== try-nickel ==
// conv
module conv(
           input Aclk,
           input rst,
           input [7:0] Xin,
           input [7:0] Kin,
           output reg [7:0] Rout,
           output reg result_done
       );
clock: 4.33 ns
lec_check: 0
abc_area: 0
cap_margin: 15
cell_pad_in_sites_detail_placement: 1
core_aspect_ratio: 0.89
core_margin: 7
core_utilization: 70
cts_cluster_size: 50
gpl_timing_driven: 0
max_routing_layer: met4
slew_margin: 20
tns_end_percent: 10
run.sh (not shown) runs the stock make flow with config.mk's settings and CLKGATE_MAP_FILE=.
try-nickel did not make it past 3_5_place_dp, where a tool error ended it.
#### Input delta (try-sierra over try-nickel)
Settings: removing ABC_AREA (formerly 0); changing CORE_MARGIN from 7 to 2; removing TNS_END_PERCENT (formerly 10); removing GPL_TIMING_DRIVEN (formerly 0); removing CTS_CLUSTER_SIZE (formerly 50); changing CAP_MARGIN from 15 to 20; removing MAX_ROUTING_LAYER (formerly met4); changing CORE_UTILIZATION from 70 to 63; removing CORE_ASPECT_RATIO (formerly 0.89); removing CELL_PAD_IN_SITES_DETAIL_PLACEMENT (formerly 1); changing the clock period (ns, I/O delays scaled along) from 4.33 to 7.85.
==> comparison <==
- Status: try-nickel FAILED at 3_5_place_dp (tool error)
- try-sierra completed; timing, DRC and antenna clean
- Total number of placement rows was lower in the run labelled try-nickel.
- On try-sierra: width of the chip is 5.5% lower than what try-nickel gave.
- Die extent in y grows by a few percent when moving from try-nickel to try-sierra.
- Area reported by Yosys stat came out exactly the same in try-nickel and try-sierra.
## Diff of input files: try-xenon against try-sierra
Settings: a change of CORE_UTILIZATION from 63 to 72; an added PLACE_DENSITY_LB_ADDON of 0.0; a change of the clock period (ns, I/O delays scaled along) from 7.85 to 6.5.
==> results <==
- Wire length of the first global-routing pass (try-sierra / try-xenon): 0.932
- try-xenon vs try-sierra on final critical-path share of the clock period: try-xenon is the higher one.
- The flow completed for try-xenon, but it is not clean: the layout still shows negative setup slack.
- [compare] base=try-sierra new=try-xenon: total track usage rose by 7.9 points; placed wire-length estimate rose 11%; initial antenna violation count now sits higher.
- When try-xenon is set beside try-sierra, its pre-CTS worst setup slack turns out to be 1.07 ns smaller.
- The count of filler cells inserted in the layout in try-xenon sits about 40% below the value recorded for try-sierra.
- In try-xenon the worst hold-check slack turned out 0.0083 ns higher than in try-sierra.
- Relative to try-sierra, highest clock rate increased by about 7% in try-xenon.
Changes in try-ember relative to try-xenon:
Settings: CORE_ASPECT_RATIO now 0.92, previously not set; SETUP_SLACK_MARGIN now 1.83, previously not set; CAP_MARGIN now 0, was 20; CTS_CLUSTER_SIZE now 51, previously not set; TNS_END_PERCENT now 65, previously not set; HOLD_SLACK_MARGIN now 0.3, previously not set.
==> comparison <==
In try-ember the implementation ran to completion but is not tape-out ready, as the final checks report negative setup slack.
On area of combinational cells with multiple inputs, try-ember tracks try-xenon almost exactly.
Taking try-xenon as the reference point, the via count of try-ember falls by 607.
Taking try-xenon as the reference, in try-ember design area saw a decrease, placer's final routability congestion estimate shows a reduction of about 0.75%, final standard cell count with taps included and fillers excluded shows a reduction of about 2.6%.
Clock skew on try-ember is behind try-xenon.
Diff try-xenon -> try-ember: die outline height fell by 4.0%, number of cells on the worst reg-to-reg path rose by 4.

---

conv again, from the RTL that the note above started with.
Settings: LEC_CHECK=0, CAP_MARGIN=5, CELL_PAD_IN_SITES_DETAIL_PLACEMENT=1, CORE_ASPECT_RATIO=0.64, CORE_MARGIN=8, CORE_UTILIZATION=29, CTS_CLUSTER_DIAMETER=345, CTS_CLUSTER_SIZE=14, GPL_ROUTABILITY_DRIVEN=0, GPL_TIMING_DRIVEN=0, HOLD_SLACK_MARGIN=0.15, MIN_ROUTING_LAYER=met1, PLACE_DENSITY_LB_ADDON=0.07, SETUP_SLACK_MARGIN=-0.57, SLEW_MARGIN=30, TNS_END_PERCENT=90; clock period 8.99 ns.
The baseline finished with setup timing left.
==> next run, changes <==
==> flow/config.mk (replaced) <==
export PLATFORM = sky130hd
export DESIGN_NAME = conv
export DESIGN_NICKNAME = conv
export VERILOG_FILES = /design/flow/design.v
export SDC_FILE = /design/flow/constraint.sdc
export NUM_CORES = 4
export LEC_CHECK = 0
export CAP_MARGIN = 20
export CORE_MARGIN = 2
export CORE_UTILIZATION = 26
export SLEW_MARGIN = 20
==> flow/constraint.sdc (replaced) <==
create_clock -name core_clock -period 15.1 [get_ports {Aclk}]
set_input_delay 3.0200 -clock core_clock [delete_from_list [all_inputs] [get_ports {Aclk}]]
set_output_delay 3.0200 -clock core_clock [all_outputs]
set_load 0.01 [all_outputs]
The changed run completed with no timing, DRC or antenna violations. Worst setup slack is better by 7.8 ns. Count of clock-buffer cells in the layout climbs by 1. Critical path depth climbs by 1. Worst hold slack is about the same. Cell count climbs by 0.70%. Utilization drops by 3.3 points. First-iteration DRC count climbs by 8.8%. Non-clock buffer count drops by 56.
==> next run, changes <==
--- a/flow/config.mk
+++ b/flow/config.mk
@@ -8,4 +8,4 @@
 export CAP_MARGIN = 20
 export CORE_MARGIN = 2
-export CORE_UTILIZATION = 26
+export CORE_UTILIZATION = 52
 export SLEW_MARGIN = 20
==> flow/constraint.sdc (replaced) <==
create_clock -name core_clock -period 4.88 [get_ports {Aclk}]
set_input_delay 0.9760 -clock core_clock [delete_from_list [all_inputs] [get_ports {Aclk}]]
set_output_delay 0.9760 -clock core_clock [all_outputs]
set_load 0.01 [all_outputs]
The new run finished but fails on setup timing.
Cell area climbs by a little under a tenth.
Wire length climbs by a little under a tenth.
Global-route usage climbs by 17 points.
Via count climbs by a few percent.
Fmax climbs by roughly a tenth.
Die area drops by well over a third.
Synthesized area is unchanged.
==> next run, changes <==
--- a/flow/config.mk
+++ b/flow/config.mk
@@ -8,4 +8,5 @@
 export CAP_MARGIN = 20
 export CORE_MARGIN = 2
-export CORE_UTILIZATION = 52
+export CORE_UTILIZATION = 65
+export SETUP_SLACK_MARGIN = 1.17
 export SLEW_MARGIN = 20
==> flow/constraint.sdc (replaced) <==
create_clock -name core_clock -period 6.53 [get_ports {Aclk}]
set_input_delay 1.3060 -clock core_clock [delete_from_list [all_inputs] [get_ports {Aclk}]]
set_output_delay 1.3060 -clock core_clock [all_outputs]
set_load 0.01 [all_outputs]
Outcome: The new run completed and failed the layout checks on setup timing; sequential share of layout area rose by 0.23 points; via count rose by 0.62%; final cell count fell by 4.9%; clock-buffer cell count fell by 2; design area fell by 1.6%; worst hold slack gets worse by 0.0074 ns; setup slack gets better by 1.7 ns; global-route usage rose by 6.2 points.

---

conv again, from the RTL that the note above started with.
export LEC_CHECK = 0
export CAP_MARGIN = 20
export CORE_MARGIN = 2
export CORE_UTILIZATION = 72
export CTS_CLUSTER_SIZE = 32
export HOLD_SLACK_MARGIN = -0.08
export PLACE_DENSITY = 0.64
export SLEW_MARGIN = 20
create_clock -name core_clock -period 5.93 [get_ports {Aclk}]
The first run completed, yet does not pass: negative setup slack.
Then changed:
--- a/flow/config.mk
+++ b/flow/config.mk
@@ -9,6 +9,3 @@
 export CORE_MARGIN = 2
-export CORE_UTILIZATION = 72
-export CTS_CLUSTER_SIZE = 32
-export HOLD_SLACK_MARGIN = -0.08
-export PLACE_DENSITY = 0.64
+export CORE_UTILIZATION = 40
 export SLEW_MARGIN = 20
==> flow/constraint.sdc (replaced) <==
create_clock -name core_clock -period 7.85 [get_ports {Aclk}]
set_input_delay 1.5700 -clock core_clock [delete_from_list [all_inputs] [get_ports {Aclk}]]
set_output_delay 1.5700 -clock core_clock [all_outputs]
set_load 0.01 [all_outputs]
Outcome: Now the flow completed without violations; sequential cell count is unchanged; via count came out lower by 10%; cell area shrinks by 7.0%; die size goes up by 78%; worst setup slack gets better by 1300 ps; final cell count came out higher by 3.2%.
Then changed:
--- a/flow/config.mk
+++ b/flow/config.mk
@@ -7,5 +7,6 @@
 export LEC_CHECK = 0
+export ABC_AREA = 1
 export CAP_MARGIN = 20
 export CORE_MARGIN = 2
-export CORE_UTILIZATION = 40
+export CORE_UTILIZATION = 21
 export SLEW_MARGIN = 20
==> flow/constraint.sdc (replaced) <==
create_clock -name core_clock -period 10.0 [get_ports {Aclk}]
set_input_delay 2.0000 -clock core_clock [delete_from_list [all_inputs] [get_ports {Aclk}]]
set_output_delay 2.0000 -clock core_clock [all_outputs]
set_load 0.01 [all_outputs]
The changed run finished with timing, DRC and antenna clean.
Routed wire length rises by 14%.
Final cell count rises by 52%.
Die area rises by 100%.
Clock-buffer cell count falls by 1.
Synthesized cell count rises by 38%.
Global-route usage falls by 10 points.
Register-to-register slack improved by 2300 ps.
Worst setup slack improved by 2300 ps.
Utilization falls by 21 points.
Then changed:
--- a/flow/config.mk
+++ b/flow/config.mk
@@ -7,6 +7,10 @@
 export LEC_CHECK = 0
-export ABC_AREA = 1
 export CAP_MARGIN = 20
+export CORE_ASPECT_RATIO = 0.5
 export CORE_MARGIN = 2
-export CORE_UTILIZATION = 21
+export CORE_UTILIZATION = 69
+export CTS_CLUSTER_DIAMETER = 230
+export CTS_CLUSTER_SIZE = 42
+export PLACE_DENSITY_LB_ADDON = 0.3
 export SLEW_MARGIN = 20
+export TNS_END_PERCENT = 10
Cell count went down by 41%.
Maximum frequency drops by 3.9%.
Hold slack improves by 51 ps.

---

conv again, from the RTL that the note above started with.
clock: 8.99 ns
lec_check: 0
cap_margin: 25
cell_pad_in_sites_detail_placement: 2
cell_pad_in_sites_global_placement: 3
core_aspect_ratio: 0.64
core_margin: 7
core_utilization: 29
cts_cluster_diameter: 345
cts_cluster_size: 14
gpl_routability_driven: 0
gpl_timing_driven: 0
hold_slack_margin: 0.15
min_routing_layer: met1
place_density_lb_addon: 0.07
slew_margin: 30
tns_end_percent: 90
Then changed:
--- a/flow/config.mk
+++ b/flow/config.mk
@@ -6,9 +6,8 @@
 export NUM_CORES = 4
 export LEC_CHECK = 0
-export CAP_MARGIN = 25
-export CELL_PAD_IN_SITES_DETAIL_PLACEMENT = 2
-export CELL_PAD_IN_SITES_GLOBAL_PLACEMENT = 3
+export CAP_MARGIN = 5
+export CELL_PAD_IN_SITES_DETAIL_PLACEMENT = 1
 export CORE_ASPECT_RATIO = 0.64
-export CORE_MARGIN = 7
+export CORE_MARGIN = 8
 export CORE_UTILIZATION = 29
 export CTS_CLUSTER_DIAMETER = 345
@@ -19,4 +18,5 @@
 export MIN_ROUTING_LAYER = met1
 export PLACE_DENSITY_LB_ADDON = 0.07
-export SLEW_MARGIN = 30
+export SETUP_SLACK_MARGIN = -0.57
+export SLEW_MARGIN = 20
 export TNS_END_PERCENT = 90
Result: This time the run reached the layout checks and failed them: setup timing. Via count came out lower by 1.0%. First-iteration DRC count came out higher by 5.1%. Core utilization came out lower by 0.21 points.
Then changed:
==> flow/config.mk (replaced) <==
export PLATFORM = sky130hd
export DESIGN_NAME = conv
export DESIGN_NICKNAME = conv
export VERILOG_FILES = /design/flow/design.v
export SDC_FILE = /design/flow/constraint.sdc
export NUM_CORES = 4
export LEC_CHECK = 0
export ABC_AREA = 1
export CAP_MARGIN = 20
export CORE_MARGIN = 2
export CORE_UTILIZATION = 58
export SLEW_MARGIN = 20
==> flow/constraint.sdc (replaced) <==
create_clock -name core_clock -period 8.23 [get_ports {Aclk}]
set_input_delay 1.6460 -clock core_clock [delete_from_list [all_inputs] [get_ports {Aclk}]]
set_output_delay 1.6460 -clock core_clock [all_outputs]
set_load 0.01 [all_outputs]
- The new run went through all stages and came out clean
- non-clock buffer count falls by 49
- synthesized cell count rises by about 40%
- cell count rises by 10%
- routed wire length falls by about 22%
- hold slack is worse by 0.044 ns
- maximum frequency rises by 24%
- global-route usage rises by 13 points
Then changed:
--- a/flow/config.mk
+++ b/flow/config.mk
@@ -6,7 +6,6 @@
 export NUM_CORES = 4
 export LEC_CHECK = 0
-export ABC_AREA = 1
 export CAP_MARGIN = 20
 export CORE_MARGIN = 2
-export CORE_UTILIZATION = 58
+export CORE_UTILIZATION = 40
 export SLEW_MARGIN = 20
==> flow/constraint.sdc (replaced) <==
create_clock -name core_clock -period 10.0 [get_ports {Aclk}]
set_input_delay 2.0000 -clock core_clock [delete_from_list [all_inputs] [get_ports {Aclk}]]
set_output_delay 2.0000 -clock core_clock [all_outputs]
set_load 0.01 [all_outputs]
=> The new run passed the timing, design-rule and antenna checks; sequential share of layout area increases by 0.84 points; cell count went down by 19%; routed wire length decreases by 8.7%; setup slack gets better by 1.6 ns; synthesized area is lower by 7.2%; hold slack gains 0.061 ns; maximum frequency fell by 2.5%; clock-buffer cell count rises by 5; core utilization drops by 19 points; final area fell by 5.4%.
